Setup of build 70:
Design spi_host, start of the top module:
module spi_host #
	(
		parameter C_S_AXIS_TDATA_WIDTH = 32,
		parameter integer C_S_AXI_DATA_WIDTH	= 32,
		parameter integer C_S_AXI_ADDR_WIDTH	= 8,
		parameter integer SPI_CS_WIDTH	= 16
	) (
	input spi_clk_i,
	output spi_clk_o,
	output spi_clk_t,
	input spi_mosi_i,
	output spi_mosi_o,
	output spi_mosi_t,
	input spi_miso_i,
	output spi_miso_o,
	output spi_miso_t,
	input [SPI_CS_WIDTH - 1:0]spi_cs_i,
	output [SPI_CS_WIDTH - 1:0]spi_cs_o,
	output [SPI_CS_WIDTH - 1:0]spi_cs_t,
	input  s_axi_aclk,
	input  s_axi_aresetn,
	input [C_S_AXI_ADDR_WIDTH-1 : 0] s_axi_awaddr,
	input  s_axi_awvalid,
	output  s_axi_awready,
	input [C_S_AXI_DATA_WIDTH-1 : 0] s_axi_wdata,
	input  s_axi_wvalid,
	output  s_axi_wready,
	output [1 : 0] s_axi_bresp,
	output  s_axi_bvalid,
	input  s_axi_bready,
	input [C_S_AXI_ADDR_WIDTH-1 : 0] s_axi_araddr,
	input  s_axi_arvalid,
	output  s_axi_arready,
	output [C_S_AXI_DATA_WIDTH-1 : 0] s_axi_rdata,
	output [1 : 0] s_axi_rresp,
	output  s_axi_rvalid,
	input  s_axi_rready,
	output  s_axis_tready,
	input [C_S_AXIS_TDATA_WIDTH-1 : 0] s_axis_tdata,
	input  s_axis_tlast,
	input  s_axis_tvalid,
	input  m_axis_tready,
	output [C_S_AXIS_TDATA_WIDTH-1 : 0] m_axis_tdata,
	output  m_axis_tlast,
	output  m_axis_tvalid
);
Size in the first run: roughly 250 flip-flops, roughly 220 I/O pins.
clock: 4.27 ns
lec_check: 0
cap_margin: 20
core_margin: 2
core_utilization: 72
cts_cluster_size: 25
place_density: 0.65
setup_slack_margin: 0.46
slew_margin: 20
tns_end_percent: 50
run.sh (not shown) runs the stock make flow with config.mk's settings and CLKGATE_MAP_FILE=.
diff inputs: build 70 => build 73
- TNS_END_PERCENT: 50 -> unset
- SETUP_SLACK_MARGIN: 0.46 -> unset
- CTS_CLUSTER_SIZE: 25 -> 38
- PLACE_DENSITY: 0.65 -> unset
- PLACE_DENSITY_LB_ADDON: unset -> 0.28
- CTS_CLUSTER_DIAMETER: unset -> 40
- the clock period (ns, I/O delays scaled along): 4.27 -> 7.85
## What came out
Diff build 73..build 70 | logic share of the area | negligible
Required arrival time at the worst endpoint: build 73 higher than build 70
Looking at worst setup path endpoint, the s_axi_rdata[12] result is from build 70; the s_axi_rdata[10] one comes from build 73.
Note that the power recorded for build 70 amounts to 1.9 times the value seen in build 73.
[compare] base=build 70 new=build 73: final standard cell utilization of the core shrank by 1.8 points; last weighted congestion value of the routability-driven placer shrank by about 6%; worst stage delay on the critical path grew by 0.08 ns.
Taking build 70 as the reference, in build 73 non-clock buffering overhead in the final layout saw a decrease; tally of filler cells in the layout went up by 50; switching component of the power shows a reduction of 1.9 mW.
Here is what was changed in the inputs of build 8 compared with build 73.
- CTS_CLUSTER_SIZE removed (was 38)
- CTS_CLUSTER_DIAMETER removed (was 40)
- CORE_UTILIZATION changed from 72 to 40
- PLACE_DENSITY_LB_ADDON removed (was 0.28)
- PLACE_DENSITY newly set to 0.6
- the clock period (ns, I/O delays scaled along) changed from 7.85 to 7.69
Notes after the runs:
Of build 73 and build 8, build 73 shows the lower number of fill cells, with build 8 above it.
Side by side, post-layout instance area turned out higher in build 8 than in build 73.
Of the two values seen for cell with the biggest individual delay on the critical path, clkdlybuf4s50_1 was produced by build 73 and mux2i_1 by build 8.
Diff build 73 -> build 8: non-clock buffer count went up; clock-cell share of area did not really move.
diff inputs: build 8 => build 25
- HOLD_SLACK_MARGIN: unset -> -0.09
- CORE_UTILIZATION: 40 -> 72
- CTS_CLUSTER_SIZE: unset -> 38
- CTS_CLUSTER_DIAMETER: unset -> 40
- the clock period (ns, I/O delays scaled along): 7.69 -> 8.13
==> comparison <==
- Comparing build 25 against build 8, there is no change at all in count of final setup violators.
- Compared with build 8, build 25 shows a portion of total power attributed to combinational logic that is 1.6 points lower.
- [build 25 vs build 8] worst path buffer plus inverter count: lower in build 25
- Summary of build 25 over build 8: routed wire length higher, synthesized cell count flat, number of clock buffers inserted by TritonCTS climbed about 17%.
- In the reports for build 8 and build 25, the smaller area share of buffers outside the clock network belongs to build 25.
- Build 25 ended up with a higher overall via count from detail_route than build 8 did.

* * *

## alpha
Starting RTL as in the previous note.
export LEC_CHECK = 0
export CAP_MARGIN = 0
export CORE_MARGIN = 2
export CORE_UTILIZATION = 71
export CTS_CLUSTER_DIAMETER = 47
export CTS_CLUSTER_SIZE = 27
export GPL_ROUTABILITY_DRIVEN = 1
export MAX_ROUTING_LAYER = met4
export PLACE_DENSITY = 0.66
export SETUP_SLACK_MARGIN = 0.69
export SLEW_MARGIN = 20
create_clock -name core_clock -period 4.3 [get_ports {s_axi_aclk}]
alpha | status: complete | timing, DRC, antenna: pass
Relative to alpha, the following input files were edited for beta:
# alpha
export LEC_CHECK = 0
export CAP_MARGIN = 0
export CORE_MARGIN = 2
export CORE_UTILIZATION = 71
export CTS_CLUSTER_DIAMETER = 47
export CTS_CLUSTER_SIZE = 27
export GPL_ROUTABILITY_DRIVEN = 1
export MAX_ROUTING_LAYER = met4
export PLACE_DENSITY = 0.66
export SETUP_SLACK_MARGIN = 0.69
export SLEW_MARGIN = 20
create_clock -name core_clock -period 4.3 [get_ports {s_axi_aclk}]
# beta
export LEC_CHECK = 0
export CAP_MARGIN = 0
export CORE_MARGIN = 2
export CORE_UTILIZATION = 72
export CTS_CLUSTER_DIAMETER = 47
export CTS_CLUSTER_SIZE = 27
export GPL_ROUTABILITY_DRIVEN = 1
export MAX_ROUTING_LAYER = met4
export PLACE_DENSITY = 0.66
export SETUP_SLACK_MARGIN = 0.6
export SLEW_MARGIN = 20
create_clock -name core_clock -period 4.3 [get_ports {s_axi_aclk}]
Notes after the runs:
Every stage of the flow completed for beta, and the final layout passed the timing, design-rule and antenna checks. alpha vs beta, start point of the critical path: s_axi_araddr[4] vs s_axi_arvalid. [compare] base=alpha new=beta: layout sequential cell count stayed essentially flat, power consumed by sequential cells stayed essentially flat, maximum net fanout on the critical path rose by 1, placed instance count stayed essentially flat. Going from alpha to beta, via count of the routed design went up 570; maximum number of pins on one net before global-route repair went down 1.1%; global-route wire length before repair went up about 6%.
[inputs] gamma vs beta
# beta
export LEC_CHECK = 0
export CAP_MARGIN = 0
export CORE_MARGIN = 2
export CORE_UTILIZATION = 72
export CTS_CLUSTER_DIAMETER = 47
export CTS_CLUSTER_SIZE = 27
export GPL_ROUTABILITY_DRIVEN = 1
export MAX_ROUTING_LAYER = met4
export PLACE_DENSITY = 0.66
export SETUP_SLACK_MARGIN = 0.6
export SLEW_MARGIN = 20
create_clock -name core_clock -period 4.3 [get_ports {s_axi_aclk}]
# gamma
export LEC_CHECK = 0
export CAP_MARGIN = 20
export CORE_MARGIN = 2
export CORE_UTILIZATION = 72
export CTS_CLUSTER_DIAMETER = 362
export CTS_CLUSTER_SIZE = 25
export PLACE_DENSITY_LB_ADDON = 0.28
export SETUP_SLACK_MARGIN = 0.6
export SLEW_MARGIN = 20
export TNS_END_PERCENT = 50
create_clock -name core_clock -period 4.27 [get_ports {s_axi_aclk}]
--- outcome ---
- Result: PASS for each of gamma and beta
- Compared with beta, gamma shows a lower setup slack.
- gamma does better than beta on clock skew.
- In the tables for gamma and beta, number of antenna violations at the first check in global routing reads lower with gamma.
- beta has a higher path length in cells of the critical path than gamma.
## Diff of input files: delta against gamma
# gamma
export LEC_CHECK = 0
export CAP_MARGIN = 20
export CORE_MARGIN = 2
export CORE_UTILIZATION = 72
export CTS_CLUSTER_DIAMETER = 362
export CTS_CLUSTER_SIZE = 25
export PLACE_DENSITY_LB_ADDON = 0.28
export SETUP_SLACK_MARGIN = 0.6
export SLEW_MARGIN = 20
export TNS_END_PERCENT = 50
create_clock -name core_clock -period 4.27 [get_ports {s_axi_aclk}]
# delta
export LEC_CHECK = 0
export ABC_AREA = 1
export CAP_MARGIN = 20
export CORE_MARGIN = 2
export CORE_UTILIZATION = 72
export PLACE_DENSITY = 0.6
export SLEW_MARGIN = 20
create_clock -name core_clock -period 7.34 [get_ports {s_axi_aclk}]
Results
Re non-clock buffer count: delta is 46 down on gamma.
delta ends up with a synthesized cell count that is 46% higher than in gamma.
Width of the die is lower on gamma
Changes observed in delta relative to gamma: clock buffer count in the final layout has increased, routed wire length per instance has decreased.
The sequential share of power of delta exceeds that of gamma by 6.7 points.
[compare] base=gamma new=delta: post-layout total power fell 5.8 mW, tally of non-filler cells in the final layout rose 38%, post-route clock period utilization fell 13 points.
Power figures rest on the tool's default switching activity, not on a simulated workload.
